## TOP_BRIDGE
module TOP_BRIDGE(
   input Hclk, Hresetn,
                     input [1:0]       Htrans,
                     input [31:0]       Haddr,
                     input [31:0]       Hwdata,
                     input [1:0]       Hburst,
                     input             Hwrite,
                     input             Hsel,
                     input             Pready,
                     input [31:0]      Prdata,
                     output Psel,
                     output [31:0] Paddr,
                     output [31:0] Pdata,
                     output [31:0] rdata_temp,
                     output Pwrite,
                     output Penable
    );
make LEC_CHECK=0 ABC_AREA=0 CAP_MARGIN=25 CELL_PAD_IN_SITES_DETAIL_PLACEMENT=2 CORE_ASPECT_RATIO=0.56 CORE_MARGIN=10 CORE_UTILIZATION=38 CTS_CLUSTER_DIAMETER=155 GPL_ROUTABILITY_DRIVEN=0 GPL_TIMING_DRIVEN=0 MAX_ROUTING_LAYER=met5 MIN_ROUTING_LAYER=met1 PLACE_DENSITY_LB_ADDON=0.21 SLEW_MARGIN=20 TNS_END_PERCENT=80 finish   # period 7.85 ns
run.sh (not shown) runs the stock make flow with config.mk's settings and CLKGATE_MAP_FILE=.
Next try:
CAP_MARGIN = 20   (was 25)
CELL_PAD_IN_SITES_DETAIL_PLACEMENT = not set   (was 2)
CORE_ASPECT_RATIO = not set   (was 0.56)
CORE_MARGIN = 2   (was 10)
CORE_UTILIZATION = 70   (was 38)
CTS_CLUSTER_DIAMETER = 370   (was 155)
CTS_CLUSTER_SIZE = 20   (was not set)
GPL_ROUTABILITY_DRIVEN = not set   (was 0)
GPL_TIMING_DRIVEN = 1   (was 0)
MAX_ROUTING_LAYER = not set   (was met5)
MIN_ROUTING_LAYER = not set   (was met1)
PLACE_DENSITY_LB_ADDON = not set   (was 0.21)
TNS_END_PERCENT = not set   (was 80)
clock period = 2.85 ns   (was 7.85 ns; I/O delays follow)
Result: The changed run reached the layout checks and failed them: setup timing. Core utilization is higher by 36 points. First-iteration DRC count goes down by roughly a tenth. Sequential cell count stays the same. Sequential power increases to 2.8 times its value.
Next try:
ABC_AREA = not set   (was 0)
CORE_UTILIZATION = 72   (was 70)
CTS_CLUSTER_DIAMETER = not set   (was 370)
CTS_CLUSTER_SIZE = 39   (was 20)
GPL_TIMING_DRIVEN = not set   (was 1)
SETUP_SLACK_MARGIN = -0.29   (was not set)
clock period = 2.9 ns   (was 2.85 ns; I/O delays follow)
The changed run finished but fails on setup timing.
Cell area increases by a few percent.
Count of clock-buffer cells in the layout climbs by 34.
Total power came out higher by about a fifth.
Next try:
CORE_UTILIZATION = 40   (was 72)
CTS_CLUSTER_SIZE = not set   (was 39)
PLACE_DENSITY = 0.6   (was not set)
SETUP_SLACK_MARGIN = 1.07   (was -0.29)
clock period = 4.61 ns   (was 2.9 ns; I/O delays follow)
This time the run completed without violations.
Via count shrinks by 13%.
Synthesized area stays the same.
Total power went down by 38%.
Cell area hardly moves.
Next try:
CORE_UTILIZATION = 70   (was 40)
SETUP_SLACK_MARGIN = 0.37   (was 1.07)
TNS_END_PERCENT = 5   (was not set)
clock period = 2.57 ns   (was 4.61 ns; I/O delays follow)
The new run finished with setup timing left; sequential cell count is unchanged; setup slack is worse by 2.0 ns; cell count fell by 11%; sequential power increases by 80%; sequential share of layout area fell by 1.4 points; wire length rose by 23%; global-route usage climbs by 20 points.
Next try:
ABC_AREA = 1   (was not set)
CORE_UTILIZATION = 72   (was 70)
CTS_CLUSTER_SIZE = 26   (was not set)
PLACE_DENSITY = not set   (was 0.6)
PLACE_DENSITY_LB_ADDON = 0.2   (was not set)
SETUP_SLACK_MARGIN = not set   (was 0.37)
TNS_END_PERCENT = not set   (was 5)
clock period = 4.05 ns   (was 2.57 ns; I/O delays follow)
What happened:
- This time the run passed the timing, DRC and antenna checks
- register-to-register slack gains 1.3 ns
- cell count rose by a quarter to a third
- hold slack gains 0.25 ns
- count of clock-buffer cells in the layout fell by 20
- core utilization fell by 2.5 points
- critical path depth rose by 6
- worst setup slack gains 1.3 ns
- die area fell slightly


== alpha ==
Starting RTL as in the previous note.
Design TOP_BRIDGE, start of the top module:
module TOP_BRIDGE(
   input Hclk, Hresetn,
                     input [1:0]       Htrans,
                     input [31:0]       Haddr,
                     input [31:0]       Hwdata,
                     input [1:0]       Hburst,
                     input             Hwrite,
                     input             Hsel,
                     input             Pready,
                     input [31:0]      Prdata,
                     output Psel,
                     output [31:0] Paddr,
                     output [31:0] Pdata,
                     output [31:0] rdata_temp,
                     output Pwrite,
                     output Penable
    );
Settings: LEC_CHECK=0, ABC_AREA=1, CAP_MARGIN=20, CELL_PAD_IN_SITES_GLOBAL_PLACEMENT=3, CORE_ASPECT_RATIO=1.02, CORE_MARGIN=4, CORE_UTILIZATION=68, CTS_CLUSTER_DIAMETER=85, GPL_ROUTABILITY_DRIVEN=0, HOLD_SLACK_MARGIN=-0.1, MIN_ROUTING_LAYER=met2, PLACE_DENSITY_LB_ADDON=0.29, SETUP_SLACK_MARGIN=0.17, SLEW_MARGIN=15; clock period 5.0 ns.
alpha: it failed with a tool error in global placement without I/O, so there are no final results.
Changes in beta relative to alpha:
==> flow/config.mk <==
export PLATFORM = sky130hd
export DESIGN_NAME = TOP_BRIDGE
export DESIGN_NICKNAME = TOP_BRIDGE
export VERILOG_FILES = /design/flow/design.v
export SDC_FILE = /design/flow/constraint.sdc
export NUM_CORES = 4
export LEC_CHECK = 0
export CAP_MARGIN = 20
export CORE_MARGIN = 2
export CORE_UTILIZATION = 40
export PLACE_DENSITY = 0.6
export SLEW_MARGIN = 20
==> flow/constraint.sdc <==
create_clock -name core_clock -period 4.61 [get_ports {Hclk}]
set_input_delay 0.9220 -clock core_clock [delete_from_list [all_inputs] [get_ports {Hclk}]]
set_output_delay 0.9220 -clock core_clock [all_outputs]
set_load 0.01 [all_outputs]
--- outcome ---
- beta: done, clean on timing, DRC and antenna
- alpha did not finish; a tool error ended it in global placement without I/O.
- [compare] base=alpha new=beta: total cell area reported by yosys after synthesis dropped 2.4%, unique cell type count in the Yosys netlist higher, die size now sits higher, fraction of synthesis flops using an asynchronous set or reset pin roughly the same, horizontal die size now sits higher.
- Looking only at cell area after synthesis, and setting everything else aside, the lower value of beta and alpha goes to beta.
- Multiplexer share of the synthesized area ended up 13 points higher on beta than on alpha.
- alpha → beta: core area moved up; sequential fraction of the synthesis area has increased.
No activity file was given, so power comes from the tool's default toggle rates.
